==> build 31 <==
Design enc_bundler_top, start of the top module:
module enc_bundler_top(
	input  wire 						clk,
	input  wire 						nrst,
	input  wire 						bundling_features,
	input  wire [617-1:0]	bits_to_bundle,
	output logic 						encoded_bit
	);
make LEC_CHECK=0 CAP_MARGIN=20 CELL_PAD_IN_SITES_GLOBAL_PLACEMENT=1 CORE_ASPECT_RATIO=1.2 CORE_MARGIN=2 CORE_UTILIZATION=45 CTS_CLUSTER_DIAMETER=80 CTS_CLUSTER_SIZE=70 GPL_ROUTABILITY_DRIVEN=1 GPL_TIMING_DRIVEN=0 MAX_ROUTING_LAYER=met5 PLACE_DENSITY_LB_ADDON=0.24 SETUP_SLACK_MARGIN=-0.19 SLEW_MARGIN=20 TNS_END_PERCENT=10 finish   # period 12.5 ns
run.sh (not shown) runs the stock make flow with config.mk's settings and CLKGATE_MAP_FILE=.
==> build 48: changes against build 31 <==
- CELL_PAD_IN_SITES_GLOBAL_PLACEMENT: 1 -> unset
- CORE_ASPECT_RATIO: 1.2 -> unset
- CORE_UTILIZATION: 45 -> 56
- CTS_CLUSTER_DIAMETER: 80 -> unset
- CTS_CLUSTER_SIZE: 70 -> 50
- GPL_ROUTABILITY_DRIVEN: 1 -> unset
- GPL_TIMING_DRIVEN: 0 -> unset
- MAX_ROUTING_LAYER: met5 -> unset
- PLACE_DENSITY_LB_ADDON: 0.24 -> unset
- SETUP_SLACK_MARGIN: -0.19 -> 0.59
- TNS_END_PERCENT: 10 -> 5
==> flow/constraint.sdc (replaced) <==
create_clock -name core_clock -period 6.53 [get_ports {clk}]
set_input_delay 1.3060 -clock core_clock [delete_from_list [all_inputs] [get_ports {clk}]]
set_output_delay 1.3060 -clock core_clock [all_outputs]
set_load 0.01 [all_outputs]
==> notes <==
- Build 48 finished but failed the layout checks on negative setup slack. Build 31 finished with timing, DRC and antenna clean.
- Between build 48 and build 31, the lower global-route usage is in build 31 (gap 6.5 points).
- Die area: build 31 is larger than build 48 (about 24%).
- Of build 48 and build 31, build 48 has the higher via count (gap about 0.5%, measured against build 31).
- Against build 48, the worst setup slack of build 31 is better by 4600 ps.
- In build 48 the critical path depth is lower than in build 31, by 3.
- Between build 31 and build 48, the lower core utilization is in build 31 (gap 16 points).
==> figures <==
Standard cell with the maximum stage delay on the critical path: build 48 fa_2; build 31 fa_1
CTS-repair resized insts: build 48 1; build 31 0
Critical path buffers and inverters: build 48 9; build 31 12
Sum of negative setup slack: build 48 -3910 ps; build 31 0 ps
Outcome: build 48 complete, but fails checks; build 31 timing/DRC/antenna clean
Reasons for failing layout checks: build 48 negative setup slack; build 31 -
Met3 layer usage reported by global route: build 48 6.26%; build 31 4.42%
Met2 Wirelength: build 48 25.0 mm; build 31 25.4 mm
Worst rel slew slack: build 48 71.5%; build 31 69.8%
Placed insts: build 48 2680; build 31 2755
Global-route wire length before repair: build 48 71.8 mm; build 31 71.8 mm
Hpwl dp: build 48 44.6 mm; build 31 44.8 mm
Cell area reported after detailed placement: build 48 23600 um2; build 31 23600 um2
Largest driver fanout on the critical path: build 48 3; build 31 2

==> xenon: inputs <==
==> flow/design.v <==
module enc_bundler(
	input wire 						bundling_features,
    input wire [617-1:0]	bits_to_bundle,
    output wire 					thresholded_bit
    );
	localparam integer ENCODING_BIT_THR = 6;
    logic [1:0] tree_add_lvl_0	[0:307];
    wire  [2:0] tree_add_lvl_1	[0:153];
    wire  [3:0] tree_add_lvl_2	[0:76];
    wire  [4:0] tree_add_lvl_3	[0:38];
    wire  [5:0] tree_add_lvl_4	[0:18];
    wire  [6:0] tree_add_lvl_5	[0:9];
    wire  [7:0] tree_add_lvl_6	[0:4];
    wire  [8:0] tree_add_lvl_7	[0:1];
    wire  [9:0] tree_add_lvl_8;
    wire  [9:0] accumulated_sum;
	always_comb begin
			for (int i = 0; i < 308; i++ ) begin
			  tree_add_lvl_0[i] = bits_to_bundle[2*i] + bits_to_bundle[(2*i)+1];
			end
	end
    for (genvar i = 0; i < 154; i++ ) begin
      assign tree_add_lvl_1[i] = tree_add_lvl_0[2*i] + tree_add_lvl_0[(2*i)+1];
    end
    for (genvar i = 0; i < 77; i++ ) begin
      assign tree_add_lvl_2[i] = tree_add_lvl_1[2*i] + tree_add_lvl_1[(2*i)+1];
    end
    for (genvar i = 0; i < 38; i++ ) begin
      assign tree_add_lvl_3[i] = tree_add_lvl_2[2*i] + tree_add_lvl_2[(2*i)+1];
    end
    assign tree_add_lvl_3[38] = tree_add_lvl_2[76] + bits_to_bundle[616];
    for (genvar i = 0; i < 19; i++ ) begin
      assign tree_add_lvl_4[i] = tree_add_lvl_3[2*i] + tree_add_lvl_3[(2*i)+1];
    end
    for (genvar i = 0; i < 9; i++ ) begin
      assign tree_add_lvl_5[i] = tree_add_lvl_4[2*i] + tree_add_lvl_4[(2*i)+1];
    end
    assign tree_add_lvl_5[9] = tree_add_lvl_4[18] + tree_add_lvl_3[38];
    for (genvar i = 0; i < 5; i++ ) begin
      assign tree_add_lvl_6[i] = tree_add_lvl_5[2*i] + tree_add_lvl_5[(2*i)+1];
    end
    for (genvar i = 0; i < 2; i++ ) begin
      assign tree_add_lvl_7[i] = tree_add_lvl_6[2*i] + tree_add_lvl_6[(2*i)+1];
    end
    assign tree_add_lvl_8 = tree_add_lvl_7[0] + tree_add_lvl_7[1];
    assign accumulated_sum = tree_add_lvl_8 + tree_add_lvl_6[4]; 
    assign thresholded_bit = (accumulated_sum > ENCODING_BIT_THR) ? 1'b1 : 1'b0;
endmodule  
module enc_bundler_top(
	input  wire 						clk,
	input  wire 						nrst,
	input  wire 						bundling_features,
	input  wire [617-1:0]	bits_to_bundle,
	output logic 						encoded_bit
	);
	wire thresholded_bit;
	enc_bundler ENC_BUNDLER(
		.bundling_features					(bundling_features),
		.bits_to_bundle						(bits_to_bundle),
		.thresholded_bit					(thresholded_bit)
	);
	always_ff @(posedge clk or negedge nrst) begin
		if (!nrst) begin
			encoded_bit <= 1'b0;
		end
		else if (bundling_features) begin
			encoded_bit <= thresholded_bit;
		end
		else begin
			encoded_bit <= encoded_bit;
		end
	end
endmodule
==> flow/run.sh <==
#!/bin/bash
# the make line also repeats each setting of config.mk as NAME=value (left out here)
make -C /OpenROAD-flow-scripts/flow DESIGN_CONFIG=/design/flow/config.mk WORK_HOME=/design/flow/orfs CLKGATE_MAP_FILE= finish
==> flow/config.mk <==
export PLATFORM = sky130hd
export DESIGN_NAME = enc_bundler_top
export DESIGN_NICKNAME = enc_bundler_top
export VERILOG_FILES = /design/flow/design.v
export SDC_FILE = /design/flow/constraint.sdc
export NUM_CORES = 4
export LEC_CHECK = 0
export CAP_MARGIN = 20
export CORE_ASPECT_RATIO = 1.97
export CORE_MARGIN = 8
export CORE_UTILIZATION = 55
export CTS_CLUSTER_DIAMETER = 272
export CTS_CLUSTER_SIZE = 90
export MIN_ROUTING_LAYER = met1
export PLACE_DENSITY_LB_ADDON = 0.04
export SETUP_SLACK_MARGIN = -1.24
export SLEW_MARGIN = 20
==> flow/constraint.sdc <==
create_clock -name core_clock -period 12.5 [get_ports {clk}]
set_input_delay 2.5000 -clock core_clock [delete_from_list [all_inputs] [get_ports {clk}]]
set_output_delay 2.5000 -clock core_clock [all_outputs]
set_load 0.01 [all_outputs]
==> raven (differences from xenon) <==
Settings changed: ABC_AREA set to 1, CELL_PAD_IN_SITES_GLOBAL_PLACEMENT set to 2, CORE_ASPECT_RATIO 1.97 to 0.5, CORE_MARGIN 8 to 2, CORE_UTILIZATION 55 to 40, CTS_CLUSTER_DIAMETER 272 to 198, CTS_CLUSTER_SIZE 90 to not set, HOLD_SLACK_MARGIN set to 0.15, MIN_ROUTING_LAYER met1 to not set, PLACE_DENSITY_LB_ADDON 0.04 to not set, SETUP_SLACK_MARGIN -1.24 to not set.
==> violet (differences from xenon) <==
Settings changed: CORE_ASPECT_RATIO 1.97 to not set, CORE_MARGIN 8 to 2, CORE_UTILIZATION 55 to 56, CTS_CLUSTER_DIAMETER 272 to 50, CTS_CLUSTER_SIZE 90 to 51, MIN_ROUTING_LAYER met1 to not set, PLACE_DENSITY_LB_ADDON 0.04 to not set, SETUP_SLACK_MARGIN -1.24 to 0.53.
==> flow/constraint.sdc (replaced) <==
create_clock -name core_clock -period 6.53 [get_ports {clk}]
set_input_delay 1.3060 -clock core_clock [delete_from_list [all_inputs] [get_ports {clk}]]
set_output_delay 1.3060 -clock core_clock [all_outputs]
set_load 0.01 [all_outputs]
==> comparison <==
Critical path depth: violet < xenon < raven.
Final cell count: xenon < violet < raven.
Wire length, highest first: xenon, violet, raven.
xenon completed without violations. raven finished clean. violet reached the layout checks and failed them: negative setup slack.
